==> v3 <==
==> flow/design.v <==
module pwmblink(
    input  logic clk,
    input  logic rst,
    output logic RGB_R,
    output logic RGB_B,
    output logic RGB_G
);
    parameter CLKMAX = 12000000;  
    logic [31:0] counter;
    logic [8:0] x;  
    logic [7:0] sharktooth;  
    logic [7:0] red;
    logic [7:0] green;
    logic [7:0] blue;
    always_ff @(posedge clk) begin
        if (rst) begin
            counter <= 0;
            x <= 0;
            sharktooth <= 0;
        end else begin
        if (counter >= CLKMAX/360) begin
            counter <= 0;
            if (x >= 359) begin
                x <= 0;
            end
            else begin
                x <= x + 1;
            end
            end
        else begin
            counter <= counter + 1;
        end
        sharktooth <= sharktooth + 1;
        end
    end
    always_comb begin
        if(x < 60) begin
            green = 255*x/60;
            blue = 0;
            red  = 255;
        end else if (x < 120) begin
            green = 255;
            blue = 0;
            red  = 255 - 255*(x-60)/60;
        end else if (x < 180) begin
            green = 255;
            blue = 255*(x-120)/60;
            red  = 0;
        end else if (x < 240) begin
            green = 255 - 255*(x-180)/60;
            blue = 255;
            red  = 0;
        end else if (x < 300) begin
            green = 0;
            blue = 255;
            red  = 255*(x-240)/60;
        end else begin
            green = 0;
            blue = 255 - 255*(x-300)/60;
            red  = 255;
        end
    end
    assign {RGB_R, RGB_G, RGB_B} = {sharktooth < red, sharktooth < green, sharktooth < blue};
endmodule
==> flow/run.sh <==
#!/bin/bash
# the make line also repeats each setting of config.mk as NAME=value (left out here)
make -C /OpenROAD-flow-scripts/flow DESIGN_CONFIG=/design/flow/config.mk WORK_HOME=/design/flow/orfs CLKGATE_MAP_FILE= finish
==> flow/config.mk <==
export PLATFORM = sky130hd
export DESIGN_NAME = pwmblink
export DESIGN_NICKNAME = pwmblink
export VERILOG_FILES = /design/flow/design.v
export SDC_FILE = /design/flow/constraint.sdc
export NUM_CORES = 4
export LEC_CHECK = 0
export ABC_AREA = 1
export CAP_MARGIN = 5
export CELL_PAD_IN_SITES_GLOBAL_PLACEMENT = 2
export CORE_ASPECT_RATIO = 0.5
export CORE_MARGIN = 7
export CORE_UTILIZATION = 40
export CTS_CLUSTER_DIAMETER = 235
export CTS_CLUSTER_SIZE = 98
export PLACE_DENSITY_LB_ADDON = 0.06
export SETUP_SLACK_MARGIN = 5.0
export SLEW_MARGIN = 20
export TNS_END_PERCENT = 20
==> flow/constraint.sdc <==
create_clock -name core_clock -period 40.0 [get_ports {clk}]
set_input_delay 8.0000 -clock core_clock [delete_from_list [all_inputs] [get_ports {clk}]]
set_output_delay 8.0000 -clock core_clock [all_outputs]
set_load 0.01 [all_outputs]
==> v16: changes against v3 <==
- ABC_AREA: 1 -> default
- CELL_PAD_IN_SITES_GLOBAL_PLACEMENT: 2 -> default
- CORE_ASPECT_RATIO: 0.5 -> default
- CORE_MARGIN: 7 -> 2
- CORE_UTILIZATION: 40 -> 68
- CTS_CLUSTER_DIAMETER: 235 -> 356
- CTS_CLUSTER_SIZE: 98 -> default
- PLACE_DENSITY_LB_ADDON: 0.06 -> default
- SETUP_SLACK_MARGIN: 5.0 -> -0.91
- TNS_END_PERCENT: 20 -> default
==> flow/constraint.sdc (replaced) <==
create_clock -name core_clock -period 13.8 [get_ports {clk}]
set_input_delay 2.7600 -clock core_clock [delete_from_list [all_inputs] [get_ports {clk}]]
set_output_delay 2.7600 -clock core_clock [all_outputs]
set_load 0.01 [all_outputs]
==> results.json <==
{
  "outcome": "did not finish",
  "lastStage": "global routing",
  "error_message": "[ERROR GRT-0232] Routing congestion too high. Check the congestion heatmap in the GUI.",
  "syn-cell-area_sq_mm": 0.0184,
  "cts_resized": 105,
  "hpwl_microns": 57200,
  "overflow_left_after_global_routing": 583,
  "synth_seq_share_pct": 5.32,
  "met3_global_route_usage_pct": 80.9,
  "core_area_sq_mm": 0.0268,
  "cts_setup_buffers": 17,
  "synthMuxAreaShare_pct": 1.49,
  "row_count": 60,
  "grt_util_met1_pct": 87.1,
  "gp_congestion": 1.09
}
That was v16.
==> results.json <==
{
  "outcome": "finished clean",
  "hpwl_microns": 50000,
  "row_count": 55,
  "cts_setup_buffers": 0,
  "synthMuxAreaShare_pct": 0.0544,
  "cts_resized": 0,
  "overflow_left_after_global_routing": 0,
  "gp_congestion": 0.920,
  "syn-cell-area_sq_mm": 0.0184,
  "regToRegSetupSlack_ns": 36.34,
  "synth_seq_share_pct": 5.33,
  "core_area_sq_mm": 0.0453
}
That was v3.

==> inputs of trial 28 <==
RTL: the design.v shown in full above, as it stands there.
export LEC_CHECK = 0
export ABC_AREA = 1
export CAP_MARGIN = 20
export CORE_MARGIN = 2
export CORE_UTILIZATION = 72
export CTS_CLUSTER_SIZE = 10
export PLACE_DENSITY = 0.42
export SLEW_MARGIN = 20
create_clock -name core_clock -period 34.8 [get_ports {clk}]
run.sh (not shown) runs the stock make flow with config.mk's settings and CLKGATE_MAP_FILE=.
==> inputs of trial 89, as changes to trial 28 <==
CTS_CLUSTER_DIAMETER = 382   (was default)
CTS_CLUSTER_SIZE = 97   (was 10)
PLACE_DENSITY = 0.38   (was 0.42)
SETUP_SLACK_MARGIN = 0.94   (was default)
TNS_END_PERCENT = 10   (was default)
==> flow/constraint.sdc (replaced) <==
create_clock -name core_clock -period 13.5 [get_ports {clk}]
set_input_delay 2.7000 -clock core_clock [delete_from_list [all_inputs] [get_ports {clk}]]
set_output_delay 2.7000 -clock core_clock [all_outputs]
set_load 0.01 [all_outputs]
==> inputs of trial 19, as changes to trial 28 <==
ABC_AREA = default   (was 1)
CAP_MARGIN = 5   (was 20)
CORE_UTILIZATION = 68   (was 72)
CTS_CLUSTER_DIAMETER = 351   (was default)
CTS_CLUSTER_SIZE = 40   (was 10)
PLACE_DENSITY = default   (was 0.42)
SETUP_SLACK_MARGIN = -0.28   (was default)
==> flow/constraint.sdc (replaced) <==
create_clock -name core_clock -period 15.1 [get_ports {clk}]
set_input_delay 3.0200 -clock core_clock [delete_from_list [all_inputs] [get_ports {clk}]]
set_output_delay 3.0200 -clock core_clock [all_outputs]
set_load 0.01 [all_outputs]
==> comparison table <==
metric                                                                  trial 28              trial 89        trial 19
Status                                                            finished clean       failed layout checks  did not finish
Stage where the flow stopped                                                   -                     -         5_1_grt
Reasons for failing layout checks                                              -  negative setup slack               -
WL final                                                               53,900 um             60,800 um               -
Wire length per cell                                                     18.4 um               19.6 um               -
Floorplan Utilization                                                      73.3%                 73.3%           68.8%
Worst-margin pin slew                                                    1.09 ns              0.898 ns               -
Placed cell area                                                      18,700 um2            19,900 um2      22,700 um2
# clk buffers                                                                  6                     5               -
DRC viols                                                                      0                     0               -
Power density of the placed cells                                    33.6 nW/um2           94.2 nW/um2               -
Max-slew headroom                                                          26.6%                 40.1%               -
Non-clk invs                                                                 630                   630               -
Total internal power                                                    0.268 mW              0.887 mW               -
Largest fanout of any net on the critical path                                16                     5               -
Logic gate fraction of the total cell area                                 78.6%                 74.5%               -
Reported combinational group power                                      0.515 mW               1.72 mW               -
Core Box Area                                                         25,100 um2            25,100 um2      26,800 um2
Minimum setup slack among reg-to-reg paths                              31.41 ns              10.77 ns               -
RePlAce Congestion                                                          1.05                  1.02            1.02
Post-route setup TNS                                                        0 ns              -1.83 ns               -
Largest incremental delay on the critical path                           0.81 ns               0.54 ns               -
Placed cells                                                               2,914                 3,065           3,066
Detailed-routing iteration count for the pre-antenna-repair pass               8                     9               -
Number of setup violations in the final report                                 0                     3               -
Resized cells post-CTS                                                         0                    76             140
Non-clock buffer instance count of the final layout                           12                   191               -
Combined buffer and inverter count along the critical path                    11                    12               -
No activity file was given, so power comes from the tool's default toggle rates.
